==> inputs of run E <==
// syntropy_core
module syntropy_core #(
    parameter DATA_WIDTH = 16,
    parameter ADDR_WIDTH = 8,
    parameter THRESHOLD_DEFAULT = 16'hE666,   
    parameter LEARNING_RATE = 16'h0019,      
    parameter MAX_ITERATIONS = 8'd10
)(
    input wire clk,
    input wire rst_n,
    input wire [DATA_WIDTH-1:0] voltage_drift,     
    input wire [DATA_WIDTH-1:0] packet_loss,       
    input wire [DATA_WIDTH-1:0] temp_variance,     
    input wire [DATA_WIDTH-1:0] phase_jitter,      
    input wire [DATA_WIDTH-1:0] threshold,         
    input wire enable_learning,                    
    input wire mesh_broadcast_en,                  
    output reg stable,                             
    output reg [DATA_WIDTH-1:0] flux_value,        
    output reg [DATA_WIDTH-1:0] correction_vector,  
    output reg [DATA_WIDTH-1:0] optimized_params,  
    output reg learning_active,                    
    output reg mesh_broadcast_req,                 
    input wire [DATA_WIDTH-1:0] mesh_flux_in,      
    input wire [DATA_WIDTH-1:0] mesh_correction_in,  
    input wire mesh_valid_in,                      
  ...
Settings: LEC_CHECK=0, ABC_AREA=1, CAP_MARGIN=20, CORE_ASPECT_RATIO=0.9, CORE_MARGIN=2, CORE_UTILIZATION=58, CTS_CLUSTER_DIAMETER=323, MAX_ROUTING_LAYER=met4, SETUP_SLACK_MARGIN=1.62, SLEW_MARGIN=20, TNS_END_PERCENT=5; clock period 7.09 ns.
run.sh (not shown) runs the stock make flow with config.mk's settings and CLKGATE_MAP_FILE=.
==> run P (differences from run E) <==
Settings changed: ABC_AREA 1 to not set, CORE_ASPECT_RATIO 0.9 to not set, CORE_UTILIZATION 58 to 66, CTS_CLUSTER_DIAMETER 323 to not set, MAX_ROUTING_LAYER met4 to not set, SETUP_SLACK_MARGIN 1.62 to not set, TNS_END_PERCENT 5 to not set.
==> flow/constraint.sdc (replaced) <==
create_clock -name core_clock -period 10.5 [get_ports {clk}]
set_input_delay 2.1000 -clock core_clock [delete_from_list [all_inputs] [get_ports {clk}]]
set_output_delay 2.1000 -clock core_clock [all_outputs]
set_load 0.01 [all_outputs]
==> run Z (differences from run E) <==
Settings changed: ABC_AREA 1 to not set, CORE_ASPECT_RATIO 0.9 to not set, CORE_UTILIZATION 58 to 55, CTS_CLUSTER_DIAMETER 323 to not set, MAX_ROUTING_LAYER met4 to not set, SETUP_SLACK_MARGIN 1.62 to 2.25, TNS_END_PERCENT 5 to not set.
==> flow/constraint.sdc (replaced) <==
create_clock -name core_clock -period 8.61 [get_ports {clk}]
set_input_delay 1.7220 -clock core_clock [delete_from_list [all_inputs] [get_ports {clk}]]
set_output_delay 1.7220 -clock core_clock [all_outputs]
set_load 0.01 [all_outputs]
==> flow_summary_export.csv <==
group,metric,value,unit
synth,ys_seq_share,0.2615,
synth,netlist_top_cells_area,"dfrtp_1, ha_1, fa_1",
final_timing,worst_slack,-3120,ps
routing,wl_met2,33790,um
final_timing,finalSetupViolations,19,
outcome,outcome,"finished with violations",
outcome,so_faults,"negative setup slack",
setup_path,crit_start,"flux_reg[0]$_DFFE_PN0P_",
Source of the figures above: run E

==> flow_summary_export.csv <==
group,metric,value,unit
outcome,so_faults,"negative setup slack",
grt,grt_overflow,0,
final_timing,finalSetupViolations,4,
routing,wl_met1,22650,um
outcome,outcome,"finished with violations",
routing,wl_met2,27980,um
synth,netlist_top_cells_area,"dfrtp_1, ha_1, fa_1",
synth,ys_seq_share,0.2679,
synth,async_flop_share,1.000,
grt,grtUsageMet3,0.09077,
routing,routed_via_density,6.006,
final_timing,worst_slack,-295.6,ps
Source of the figures above: run P

==> flow_summary_export.csv <==
group,metric,value,unit
outcome,outcome,"finished with violations",
setup_path,r2r_end,"flux_reg[15]$_DFFE_PN0P_",
final_timing,worst_slack,-1851,ps
final_timing,finalSetupViolations,14,
flow_run,drv_cap,0,
routing,wl_met3,2247,um
synth,netlist_top_cells_area,"dfrtp_1, ha_1, fa_1",
setup_path,critPathBufInv,6,
outcome,so_faults,"negative setup slack",
setup_path,crit_start,"threshold_reg[1]$_DFF_PN1_",
final_layout,logic_area,15490,um2
synth,synth_area_leader_cell,"dfrtp_1",
Source of the figures above: run Z


========
==> inputs of 09-25 <==
==> flow/design.v <==
`timescale 1ns / 1ps
module syntropy_core #(
    parameter DATA_WIDTH = 16,
    parameter ADDR_WIDTH = 8,
    parameter THRESHOLD_DEFAULT = 16'hE666,   
    parameter LEARNING_RATE = 16'h0019,      
    parameter MAX_ITERATIONS = 8'd10
)(
    input wire clk,
    input wire rst_n,
    input wire [DATA_WIDTH-1:0] voltage_drift,     
    input wire [DATA_WIDTH-1:0] packet_loss,       
    input wire [DATA_WIDTH-1:0] temp_variance,     
    input wire [DATA_WIDTH-1:0] phase_jitter,      
    input wire [DATA_WIDTH-1:0] threshold,         
    input wire enable_learning,                    
    input wire mesh_broadcast_en,                  
    output reg stable,                             
    output reg [DATA_WIDTH-1:0] flux_value,        
    output reg [DATA_WIDTH-1:0] correction_vector,  
    output reg [DATA_WIDTH-1:0] optimized_params,  
    output reg learning_active,                    
    output reg mesh_broadcast_req,                 
    input wire [DATA_WIDTH-1:0] mesh_flux_in,      
    input wire [DATA_WIDTH-1:0] mesh_correction_in,  
    input wire mesh_valid_in,                      
    output reg [DATA_WIDTH-1:0] mesh_flux_out,     
    output reg [DATA_WIDTH-1:0] mesh_correction_out,  
    output reg mesh_valid_out,                     
    output reg [7:0] iteration_count,              
    output reg [3:0] state,                        
    output reg error_flag                          
);
    localparam IDLE = 4'd0;
    localparam EVALUATE = 4'd1;
    localparam LEARN = 4'd2;
    localparam CORRECT = 4'd3;
    localparam BROADCAST = 4'd4;
    localparam ERROR = 4'd5;
    reg [DATA_WIDTH-1:0] flux_reg;
    reg [DATA_WIDTH-1:0] threshold_reg;
    reg [DATA_WIDTH-1:0] metrics [0:3];   
    reg [DATA_WIDTH-1:0] gradients [0:3];  
    reg [DATA_WIDTH-1:0] params [0:3];    
    reg [7:0] iter_count;
    reg [3:0] current_state;
    reg learning_en;
    reg mesh_en;
    wire [DATA_WIDTH-1:0] flux_calc;
    wire signed [22:0] gradient_calc [0:3];
    wire signed [31:0] scaled_step [0:3];
    wire [DATA_WIDTH-1:0] param_update [0:3];
    wire signed [17:0] flux_error;
    localparam signed [31:0] LEARNING_RATE_S = LEARNING_RATE;
    wire overflow_flag;
    assign flux_calc = 16'h0100 - (voltage_drift + packet_loss + 
                                   (temp_variance >> 8) + phase_jitter);
    assign flux_error = $signed({2'b00, threshold_reg}) - $signed({2'b00, flux_reg});
    assign gradient_calc[0] = -2 * flux_error;  
    assign gradient_calc[1] = -2 * flux_error;  
    assign gradient_calc[2] = (-2 * flux_error) >>> 8;  
    assign gradient_calc[3] = -2 * flux_error;  
    assign scaled_step[0] = (LEARNING_RATE_S * gradient_calc[0]) >>> 8;
    assign scaled_step[1] = (LEARNING_RATE_S * gradient_calc[1]) >>> 8;
    assign scaled_step[2] = (LEARNING_RATE_S * gradient_calc[2]) >>> 8;
    assign scaled_step[3] = (LEARNING_RATE_S * gradient_calc[3]) >>> 8;
    assign param_update[0] = params[0] - scaled_step[0][DATA_WIDTH-1:0];
    assign param_update[1] = params[1] - scaled_step[1][DATA_WIDTH-1:0];
    assign param_update[2] = params[2] - scaled_step[2][DATA_WIDTH-1:0];
    assign param_update[3] = params[3] - scaled_step[3][DATA_WIDTH-1:0];
    assign overflow_flag = (flux_calc[15] == 1'b1) || 
                          (param_update[0][15] == 1'b1) ||
                          (param_update[1][15] == 1'b1) ||
                          (param_update[2][15] == 1'b1) ||
                          (param_update[3][15] == 1'b1);
    always @(posedge clk or negedge rst_n) begin
        if (!rst_n) begin
            stable <= 1'b0;
            flux_value <= 16'h0000;
            correction_vector <= 16'h0000;
            optimized_params <= 16'h0000;
            learning_active <= 1'b0;
            mesh_broadcast_req <= 1'b0;
            mesh_flux_out <= 16'h0000;
            mesh_correction_out <= 16'h0000;
            mesh_valid_out <= 1'b0;
            iteration_count <= 8'd0;
            state <= IDLE;
            error_flag <= 1'b0;
            params[0] <= 16'h0000;  
            params[1] <= 16'h0000;  
            params[2] <= 16'h0000;  
            params[3] <= 16'h0000;  
            threshold_reg <= THRESHOLD_DEFAULT;
            flux_reg <= 16'h0000;
            current_state <= IDLE;
            learning_en <= 1'b0;
            mesh_en <= 1'b0;
            iter_count <= 8'd0;
        end else begin
            threshold_reg <= threshold;
            learning_en <= enable_learning;
            mesh_en <= mesh_broadcast_en;
            metrics[0] <= voltage_drift;
            metrics[1] <= packet_loss;
            metrics[2] <= temp_variance;
            metrics[3] <= phase_jitter;
            case (current_state)
                IDLE: begin
                    stable <= 1'b0;
                    learning_active <= 1'b0;
                    mesh_broadcast_req <= 1'b0;
                    mesh_valid_out <= 1'b0;
                    error_flag <= 1'b0;
                    iter_count <= 8'd0;
                    if (overflow_flag) begin
                        current_state <= ERROR;
                    end else begin
                        current_state <= EVALUATE;
                    end
                end
                EVALUATE: begin
                    flux_reg <= flux_calc;
                    flux_value <= flux_calc;
                    if (flux_calc >= threshold_reg) begin
                        stable <= 1'b1;
                        correction_vector <= 16'h0000;
                        current_state <= IDLE;
                    end else begin
                        stable <= 1'b0;
                        correction_vector <= threshold_reg - flux_calc;
                        if (learning_en) begin
                            current_state <= LEARN;
                        end else begin
                            current_state <= CORRECT;
                        end
                    end
                end
                LEARN: begin
                    learning_active <= 1'b1;
                    if (iter_count < MAX_ITERATIONS) begin
                        gradients[0] <= gradient_calc[0];
                        gradients[1] <= gradient_calc[1];
                        gradients[2] <= gradient_calc[2];
                        gradients[3] <= gradient_calc[3];
                        params[0] <= param_update[0];
                        params[1] <= param_update[1];
                        params[2] <= param_update[2];
                        params[3] <= param_update[3];
                        iter_count <= iter_count + 1;
                        iteration_count <= iter_count + 1;
                        flux_reg <= 16'h0100 - (param_update[0] + param_update[1] + 
                                               (param_update[2] >> 8) + param_update[3]);
                    end else begin
                        learning_active <= 1'b0;
                        optimized_params <= params[0] + params[1] + params[2] + params[3];
                        current_state <= CORRECT;
                    end
                end
                CORRECT: begin
                    if (mesh_en && mesh_valid_in) begin
                        correction_vector <= mesh_correction_in;
                    end
                    current_state <= BROADCAST;
                end
                BROADCAST: begin
                    mesh_flux_out <= flux_reg;
                    mesh_correction_out <= correction_vector;
                    mesh_valid_out <= 1'b1;
                    mesh_broadcast_req <= 1'b1;
                    current_state <= IDLE;
                end
                ERROR: begin
                    error_flag <= 1'b1;
                    stable <= 1'b0;
                    learning_active <= 1'b0;
                    mesh_broadcast_req <= 1'b0;
                    mesh_valid_out <= 1'b0;
                end
                default: begin
                    current_state <= IDLE;
                end
            endcase
            state <= current_state;
        end
    end
    always @(posedge clk) begin
        if (mesh_valid_in && mesh_en) begin
        end
    end
endmodule
==> flow/run.sh <==
#!/bin/bash
# the make line also repeats each setting of config.mk as NAME=value (left out here)
make -C /OpenROAD-flow-scripts/flow DESIGN_CONFIG=/design/flow/config.mk WORK_HOME=/design/flow/orfs CLKGATE_MAP_FILE= finish
==> flow/config.mk <==
export PLATFORM = sky130hd
export DESIGN_NAME = syntropy_core
export DESIGN_NICKNAME = syntropy_core
export VERILOG_FILES = /design/flow/design.v
export SDC_FILE = /design/flow/constraint.sdc
export NUM_CORES = 4
export LEC_CHECK = 0
export CAP_MARGIN = 40
export CELL_PAD_IN_SITES_DETAIL_PLACEMENT = 1
export CORE_MARGIN = 2
export CORE_UTILIZATION = 40
export HOLD_SLACK_MARGIN = -0.02
export SLEW_MARGIN = 20
==> flow/constraint.sdc <==
create_clock -name core_clock -period 13.0 [get_ports {clk}]
set_input_delay 2.6000 -clock core_clock [delete_from_list [all_inputs] [get_ports {clk}]]
set_output_delay 2.6000 -clock core_clock [all_outputs]
set_load 0.01 [all_outputs]
==> 11-14: changes against 09-25 <==
CAP_MARGIN = 20   (was 40)
CELL_PAD_IN_SITES_DETAIL_PLACEMENT = default   (was 1)
CORE_UTILIZATION = 58   (was 40)
HOLD_SLACK_MARGIN = default   (was -0.02)
TNS_END_PERCENT = 5   (was default)
==> flow/constraint.sdc (replaced) <==
create_clock -name core_clock -period 10.1 [get_ports {clk}]
set_input_delay 2.0200 -clock core_clock [delete_from_list [all_inputs] [get_ports {clk}]]
set_output_delay 2.0200 -clock core_clock [all_outputs]
set_load 0.01 [all_outputs]
==> comparison table <==
metric                                                                  09-25                             11-14
Routed wire length                                                  57,000 um                         50,800 um
Run status                                                     finished clean        complete, but fails checks
Violated checks                                                             -              negative setup slack
Highest fanout seen on the critical path                                    6                                 4
Worst-case setup margin in the final layout                          0.741 ns                         -0.489 ns
Worst hold slack across all endpoints                                0.473 ns                          0.473 ns
Routed met2 length                                                  28,900 um                         24,100 um
Fin Clk Skew                                                        0.0167 ns                         0.0133 ns
Critical hold path startpoint                optimized_params[11]$_DFFE_PN0P_  optimized_params[14]$_DFFE_PN0P_
Layout overhead on the synthesized area                                 18.2%                             32.4%
Die Footprint                                                      0.0495 mm2                        0.0344 mm2
Wire length on met1                                                 23,500 um                         22,900 um
Clk tree area frac                                                     0.0342                            0.0317
Comb/total area                                                         0.572                             0.548
Placed cell count                                                       2,844                             2,909
Metal3 WL                                                             2160 um                           2840 um
Post-Place Worst Slack                                               0.305 ns                         -0.740 ns
